job 934:
## dma_controller
module dma_controller(
    input wire clk,
    input wire reset,
    input wire trigger,
    input wire [4:0] length,
    input wire [31:0] source_address,
    input wire [31:0] destination_add,
    input wire ARREADY,
    input wire [31:0] RDATA,
    input wire RVALID,
    input wire AWREADY,
    input wire WREADY,
    input wire BVALID,
    output reg done,
    output reg [31:0] ARADDR,
    output reg ARVALID,
    output reg RREADY,
    output reg [31:0] AWADDR,
    output reg AWVALID,
    output reg [31:0] WDATA,
    output reg WVALID,
    output reg BREADY
);
For scale: roughly 2,200 cells after synthesis, about 780 flip-flops, roughly 210 I/O pins, ~31,000 um2 of cells after synthesis.
clock: 2.47 ns
lec_check: 0
cap_margin: 20
core_margin: 2
core_utilization: 69
slew_margin: 20
run.sh (not shown) runs the stock make flow with config.mk's settings and CLKGATE_MAP_FILE=.
Every stage of the flow completed for job 934, and the final layout passed the timing, DRC and antenna checks.
[inputs] job 717 vs job 934
# job 934
export LEC_CHECK = 0
export CAP_MARGIN = 20
export CORE_MARGIN = 2
export CORE_UTILIZATION = 69
export SLEW_MARGIN = 20
create_clock -name core_clock -period 2.47 [get_ports {clk}]
# job 717
export LEC_CHECK = 0
export CAP_MARGIN = 20
export CORE_MARGIN = 2
export CORE_UTILIZATION = 65
export SLEW_MARGIN = 20
create_clock -name core_clock -period 1.99 [get_ports {clk}]
In job 717 the implementation ran to completion but is not tape-out ready, as the final checks report negative setup slack. Job 717 vs. job 934: power now larger; number of buffers other than clock buffers in the final layout now larger; worst setup slack now smaller; number of rows created at floorplan now larger; portion of total power attributed to combinational logic now larger. Changes observed in job 717 relative to job 934: wire length has increased, required time of the worst setup path has decreased, signed area change from the synthesized netlist to the final layout has increased, clock network area share has decreased.
### job 717 -> job 3543
# job 717
export LEC_CHECK = 0
export CAP_MARGIN = 20
export CORE_MARGIN = 2
export CORE_UTILIZATION = 65
export SLEW_MARGIN = 20
create_clock -name core_clock -period 1.99 [get_ports {clk}]
# job 3543
export LEC_CHECK = 0
export CAP_MARGIN = 20
export CORE_MARGIN = 2
export CORE_UTILIZATION = 66
export CTS_CLUSTER_SIZE = 36
export SLEW_MARGIN = 20
create_clock -name core_clock -period 1.61 [get_ports {clk}]
### Flow results
- Compared with job 717, in job 3543 final area increased 1800 um2; die width decreased 1.7 um; number of logic gates essentially unchanged.
- Every stage of job 717 finished as expected; the final checks, on the other hand, flagged negative setup slack, which means the layout fails.
- Job 3543 had finished all stages when the layout checks came back failing, citing negative setup slack.


dma_controller again, from the RTL that the note above started with.
Settings: LEC_CHECK=0, CAP_MARGIN=20, CELL_PAD_IN_SITES_GLOBAL_PLACEMENT=2, CORE_MARGIN=10, CORE_UTILIZATION=15, MAX_ROUTING_LAYER=met4, PLACE_DENSITY_LB_ADDON=0.12, SLEW_MARGIN=35, TNS_END_PERCENT=70; clock period 4.0 ns.
==> next run, changes <==
Settings changed: CELL_PAD_IN_SITES_GLOBAL_PLACEMENT 2 to unset, CORE_UTILIZATION 15 to 40, PLACE_DENSITY_LB_ADDON 0.12 to unset, SLEW_MARGIN 35 to 20.
What happened: Cell area falls by a little under a tenth. Power drops by roughly a tenth. Utilization increases by 29 points. Count of clock-buffer cells in the layout fell by 25. Via count grows slightly. Worst hold slack got worse by 0.0047 ns. Combinational power drops by roughly a tenth. Worst setup slack gains 0.24 ns. Register-to-register slack gets better by 0.24 ns. Global-route usage climbs by 8.8 points. Routed wire length shrinks by a quarter to a third.


## v16
dma_controller again, from the RTL that the note above started with.
// dma_controller
module dma_controller(
    input wire clk,
    input wire reset,
    input wire trigger,
    input wire [4:0] length,
    input wire [31:0] source_address,
    input wire [31:0] destination_add,
    input wire ARREADY,
    input wire [31:0] RDATA,
    input wire RVALID,
    input wire AWREADY,
    input wire WREADY,
    input wire BVALID,
    output reg done,
    output reg [31:0] ARADDR,
    output reg ARVALID,
    output reg RREADY,
    output reg [31:0] AWADDR,
    output reg AWVALID,
    output reg [31:0] WDATA,
    output reg WVALID,
    output reg BREADY
);
clock: 3.2 ns
lec_check: 0
cap_margin: 20
cell_pad_in_sites_detail_placement: 1
core_aspect_ratio: 1.74
core_margin: 10
core_utilization: 61
cts_cluster_diameter: 184
gpl_routability_driven: 0
max_routing_layer: met4
slew_margin: 15
tns_end_percent: 40
Here is what was changed in the inputs of v29 compared with v16.
- a change of CORE_UTILIZATION from 61 to 12
- a change of SLEW_MARGIN from 15 to 20
- a deleted TNS_END_PERCENT that had been 40
- a deleted GPL_ROUTABILITY_DRIVEN that had been 0
- a deleted CORE_ASPECT_RATIO that had been 1.74
- a deleted CTS_CLUSTER_DIAMETER that had been 184
- a deleted MAX_ROUTING_LAYER that had been met4
- a change of CORE_MARGIN from 10 to 2
- a deleted CELL_PAD_IN_SITES_DETAIL_PLACEMENT that had been 1
- a change of the clock period (ns, I/O delays scaled along) from 3.2 to 4.02
==> results <==
- The final layouts of v16 and v29 pass the timing, DRC and antenna checks.
- v29 vs v16 — slew at the pin with the worst max-slew slack rose 0.047 ns.
- v29 vs v16, end point of the critical path: fifo.mem[15][15] vs fifo.read_data[2]
- Proportion of power drawn by the clock network sits higher in v29 than in v16.
- On floorplan die height, the lower figure sits with v16, not v29.
- Layout filler cell count (v29 vs. v16) increases by more than 100%
- Count of plain and timing-repair buffers: v29 vs v16 down 6.8%
Here is what was changed in the inputs of v5 compared with v29.
- CTS_CLUSTER_SIZE: unset -> 25
- CORE_UTILIZATION: 12 -> 66
- the clock period (ns, I/O delays scaled along): 4.02 -> 1.61
Notes after the runs:
- Re critical path depth in cells: v29 was lower than v5.
- The proportion of power drawn by combinational gates of v5 exceeds that of v29 by 9.5 points.
- Compared with v29, v5 instantiates a smaller number of cells.
- Delta (v5 minus v29): relative area change from synthesis to final layout went up by 3.6 points, worst endpoint required time went down by 2.28 ns.
- Cell area delta (v5 − v29): unfavourable
- v5 has maximum frequency above what v29 had.
- v5 completed end to end; final checks failed (negative setup slack).
- Lower shortest clock period the worst path allows after layout goes to v5 over v29.
- Taking v29 as the reference, in v5 total power increased by 180% relative to the old numbers; met2 routed wirelength increased by 12% relative to the old numbers.
### v5 -> v15
- CTS_CLUSTER_SIZE removed (was 25)
- CORE_UTILIZATION changed from 66 to 28
- the clock period (ns, I/O delays scaled along) changed from 1.61 to 2.9
==> results <==
- Status | v15 and v5 | clean except v5
- Changes observed in v15 relative to v5: chip area now larger, power decreased by about 50% relative to the old numbers, initial antenna violation count moved up.


dma_controller again, from the RTL that the note above started with.
make LEC_CHECK=0 CAP_MARGIN=5 CORE_MARGIN=2 CORE_UTILIZATION=72 CTS_CLUSTER_SIZE=15 SLEW_MARGIN=40 finish   # period 2.26 ns
The starting point completed and failed the layout checks on negative setup slack.
Rerun with:
Settings changed: CAP_MARGIN 5 to 20, CORE_UTILIZATION 72 to 52, CTS_CLUSTER_SIZE 15 to 98, SLEW_MARGIN 40 to 20.
Clock period 2.26 ns to 1.84 ns, I/O delays scaled along.
Outcome: The changed run finished but failed the layout checks on negative setup slack. Total power goes up by 31%. Wire length rose by 6.4%. Synthesized cell count does not change. Final area increases by 13%. Area after synthesis stays the same. Via count decreases by 1.4%. Count of clock-buffer cells in the layout goes up by 4. Non-clock buffer count goes up by 214. Register-to-register slack loses 90 ps.


Starting RTL as in the previous note.
export LEC_CHECK = 0
export CAP_MARGIN = 15
export CORE_MARGIN = 2
export CORE_UTILIZATION = 71
export CTS_CLUSTER_SIZE = 41
export MAX_ROUTING_LAYER = met4
export SLEW_MARGIN = 20
create_clock -name core_clock -period 3.24 [get_ports {clk}]
Edit:
CAP_MARGIN = 20   (was 15)
CORE_UTILIZATION = 64   (was 71)
CTS_CLUSTER_SIZE = unset   (was 41)
MAX_ROUTING_LAYER = unset   (was met4)
clock period = 2.08 ns   (was 3.24 ns; I/O delays follow)
After rerunning: Now the flow completed, yet does not pass: negative setup slack. Fmax rises by 21%. Cell area rises by 10%. Worst setup slack is worse by 0.69 ns. Synthesized area is unchanged.
Edit:
CELL_PAD_IN_SITES_DETAIL_PLACEMENT = 1   (was unset)
CORE_UTILIZATION = 40   (was 64)
clock period = 3.2 ns   (was 2.08 ns; I/O delays follow)
After rerunning:
- This time the run went through all stages and came out clean
- area after synthesis stays the same
- fmax shrinks by 22%
- synthesized cell count stays the same
- worst hold slack gains 0.14 ns
Edit:
ABC_AREA = 1   (was unset)
CELL_PAD_IN_SITES_DETAIL_PLACEMENT = unset   (was 1)
CORE_UTILIZATION = 69   (was 40)
PLACE_DENSITY = 0.37   (was unset)
clock period = 2.13 ns   (was 3.2 ns; I/O delays follow)
Now the flow completed, yet does not pass: negative setup slack; area after synthesis rose by 6.9%; power came out higher by 69%; sequential share of layout area drops by 4.6 points; setup slack degrades by 0.46 ns; core utilization rises by 37 points; fmax goes up by 26%.
Edit:
ABC_AREA = unset   (was 1)
CORE_UTILIZATION = 70   (was 69)
CTS_CLUSTER_SIZE = 40   (was unset)
PLACE_DENSITY = unset   (was 0.37)
SETUP_SLACK_MARGIN = 0.6   (was unset)
clock period = 2.08 ns   (was 2.13 ns; I/O delays follow)
The new run reached the layout checks and failed them: negative setup slack.
Worst hold slack improves by 0.20 ns.
Sequential power hardly moves.
Die area shrinks by 7.7%.
Non-clock buffer count grows by 152.
Count of clock-buffer cells in the layout grows by 6.
Via count shrinks by 6.3%.
Edit:
CORE_UTILIZATION = 40   (was 70)
CTS_CLUSTER_SIZE = unset   (was 40)
SETUP_SLACK_MARGIN = unset   (was 0.6)
clock period = 2.9 ns   (was 2.08 ns; I/O delays follow)
=> With this change the flow passed the timing, DRC and antenna checks; critical path depth decreases by 3; total power falls by 39%; register-to-register slack improves by 1.3 ns; hold slack improved by 0.13 ns; synthesized area stays the same; final cell count climbs by about 7%; via count drops by 25%; flip-flop count is unchanged; final area fell by about 8%.


Setup of alpha:
Starting RTL as in the previous note.
Settings: LEC_CHECK=0, CAP_MARGIN=10, CORE_MARGIN=2, CORE_UTILIZATION=72, CTS_CLUSTER_DIAMETER=386, CTS_CLUSTER_SIZE=15, SETUP_SLACK_MARGIN=-0.19, SLEW_MARGIN=20; clock period 1.8 ns.
STATUS run=alpha STAGES=ALL_DONE FINAL_CHECKS=FAILED CAUSE=negative setup slack
--- input diff alpha..delta ---
# alpha
export LEC_CHECK = 0
export CAP_MARGIN = 10
export CORE_MARGIN = 2
export CORE_UTILIZATION = 72
export CTS_CLUSTER_DIAMETER = 386
export CTS_CLUSTER_SIZE = 15
export SETUP_SLACK_MARGIN = -0.19
export SLEW_MARGIN = 20
create_clock -name core_clock -period 1.8 [get_ports {clk}]
# delta
export LEC_CHECK = 0
export CAP_MARGIN = 10
export CORE_MARGIN = 2
export CORE_UTILIZATION = 72
export CTS_CLUSTER_DIAMETER = 28
export CTS_CLUSTER_SIZE = 25
export SLEW_MARGIN = 20
create_clock -name core_clock -period 2.16 [get_ports {clk}]
--- outcome ---
Comparing alpha against delta, there is no change at all in gate count of the mapped netlist.
delta against alpha: die size neither gained nor lost much; standard cell area after detailed placement fell by about 1.5%.
Comparing delta against alpha, there is no change at all in number of hold-repair buffers added at the cts stage.
Comparing detailed placer's ending HPWL for alpha and delta, the smaller number came from delta.
The log for delta ends in global routing (5_1_grt) with error GRT-0232, so the run never completed.
Going from alpha to delta, the CTS H-tree depth was found to have gone up by 2.
Lower worst setup slack after placement goes to alpha over delta.
On post-CTS setup buffer count: between alpha and delta, it ends up lower for delta.


dma_controller again, from the RTL that the note above started with.
## dma_controller
module dma_controller(
    input wire clk,
    input wire reset,
    input wire trigger,
    input wire [4:0] length,
    input wire [31:0] source_address,
    input wire [31:0] destination_add,
    input wire ARREADY,
    input wire [31:0] RDATA,
    input wire RVALID,
    input wire AWREADY,
    input wire WREADY,
    input wire BVALID,
    output reg done,
    output reg [31:0] ARADDR,
    output reg ARVALID,
    output reg RREADY,
    output reg [31:0] AWADDR,
    output reg AWVALID,
    output reg [31:0] WDATA,
    output reg WVALID,
    output reg BREADY
);
==> flow/config.mk <==
export PLATFORM = sky130hd
export DESIGN_NAME = dma_controller
export DESIGN_NICKNAME = dma_controller
export VERILOG_FILES = /design/flow/design.v
export SDC_FILE = /design/flow/constraint.sdc
export NUM_CORES = 4
export LEC_CHECK = 0
export CAP_MARGIN = 20
export CORE_MARGIN = 2
export CORE_UTILIZATION = 66
export SETUP_SLACK_MARGIN = 0.56
export SLEW_MARGIN = 20
==> flow/constraint.sdc <==
create_clock -name core_clock -period 3.28 [get_ports {clk}]
set_input_delay 0.6560 -clock core_clock [delete_from_list [all_inputs] [get_ports {clk}]]
set_output_delay 0.6560 -clock core_clock [all_outputs]
set_load 0.01 [all_outputs]
Rerun with:
- CORE_UTILIZATION: 66 -> 44
- SETUP_SLACK_MARGIN: 0.56 -> default
- clock period: 3.28 -> 2.52 ns (I/O delays scaled with it)
After rerunning: First-iteration DRC count decreases by roughly a tenth. Synthesized area stays the same. Final cell count increases by roughly a tenth. Combinational power increases by well over a third. Setup slack got worse by 0.48 ns. Clock-buffer cell count decreases by 3. Wire length increases by a few percent. Global-route usage decreases by 9.8 points.
Rerun with:
- CORE_UTILIZATION: 44 -> 72
- clock period: 2.52 -> 2.22 ns (I/O delays scaled with it)
Result:
- With this change the flow produced a layout that fails on setup timing
- combinational power came out higher by 52%
- routed wire length came out higher by 25%
- clock-buffer cell count came out lower by 8
- synthesized area stays the same
- design area came out higher by 2.2%
- register-to-register slack got worse by 0.79 ns
- non-clock buffer count came out higher by 77
- critical path depth came out higher by 2
Rerun with:
- CAP_MARGIN: 20 -> 5
- CTS_CLUSTER_SIZE: default -> 15
- clock period: 2.22 -> 2.25 ns (I/O delays scaled with it)
Result: The new run finished but failed the layout checks on setup timing; clock power is lower by a little under a tenth; area after synthesis is unchanged; total power goes down by a little under a tenth; die area stays the same; non-clock buffer count decreases by 36; worst setup slack improves by 0.51 ns; core utilization shrinks by 2.1 points.
Rerun with:
- CAP_MARGIN: 5 -> 10
- clock period: 2.25 -> 1.99 ns (I/O delays scaled with it)
Outcome: Now the flow aborted during 5_1_grt, error DPL-0033; die area is unchanged; area after synthesis stays the same; synthesized cell count is unchanged.


Starting RTL as in the previous note.
==> flow/config.mk <==
export PLATFORM = sky130hd
export DESIGN_NAME = dma_controller
export DESIGN_NICKNAME = dma_controller
export VERILOG_FILES = /design/flow/design.v
export SDC_FILE = /design/flow/constraint.sdc
export NUM_CORES = 4
export LEC_CHECK = 0
export CAP_MARGIN = 20
export CELL_PAD_IN_SITES_GLOBAL_PLACEMENT = 0
export CORE_ASPECT_RATIO = 1.78
export CORE_MARGIN = 8
export CORE_UTILIZATION = 21
export GPL_ROUTABILITY_DRIVEN = 1
export MAX_ROUTING_LAYER = met4
export PLACE_DENSITY_LB_ADDON = 0.25
export SLEW_MARGIN = 25
export TNS_END_PERCENT = 100
==> flow/constraint.sdc <==
create_clock -name core_clock -period 1.69 [get_ports {clk}]
set_input_delay 0.3380 -clock core_clock [delete_from_list [all_inputs] [get_ports {clk}]]
set_output_delay 0.3380 -clock core_clock [all_outputs]
set_load 0.01 [all_outputs]
The baseline produced a layout that fails on negative setup slack.
Then changed:
Settings changed: ABC_AREA set to 1, CAP_MARGIN 20 to 10, CELL_PAD_IN_SITES_DETAIL_PLACEMENT set to 1, CORE_ASPECT_RATIO 1.78 to 1.04, CORE_UTILIZATION 21 to 28, CTS_CLUSTER_SIZE set to 33, GPL_ROUTABILITY_DRIVEN 1 to 0, MIN_ROUTING_LAYER set to met1, PLACE_DENSITY_LB_ADDON 0.25 to 0.15.
Effect:
- The new run reached the layout checks and failed them: negative setup slack
- final cell count is higher by about a fifth
- setup slack gets better by 0.087 ns
- total power grows by a little under a tenth
- register-to-register slack gains 0.09 ns
- sequential share of layout area is lower by 1.9 points
- global-route usage grows by 4.9 points
Then changed:
Settings changed: CELL_PAD_IN_SITES_DETAIL_PLACEMENT 1 to not set, GPL_ROUTABILITY_DRIVEN 0 to 1.
=> The new run produced a layout that fails on negative setup slack; die area stays the same; power climbs by 1.4%; maximum frequency climbs by 5.4%; hold slack gets better by 0.038 ns; worst setup slack gets better by 0.11 ns; clock-buffer cell count drops by 4; sequential power is about the same.
No activity file was given, so power comes from the tool's default toggle rates.
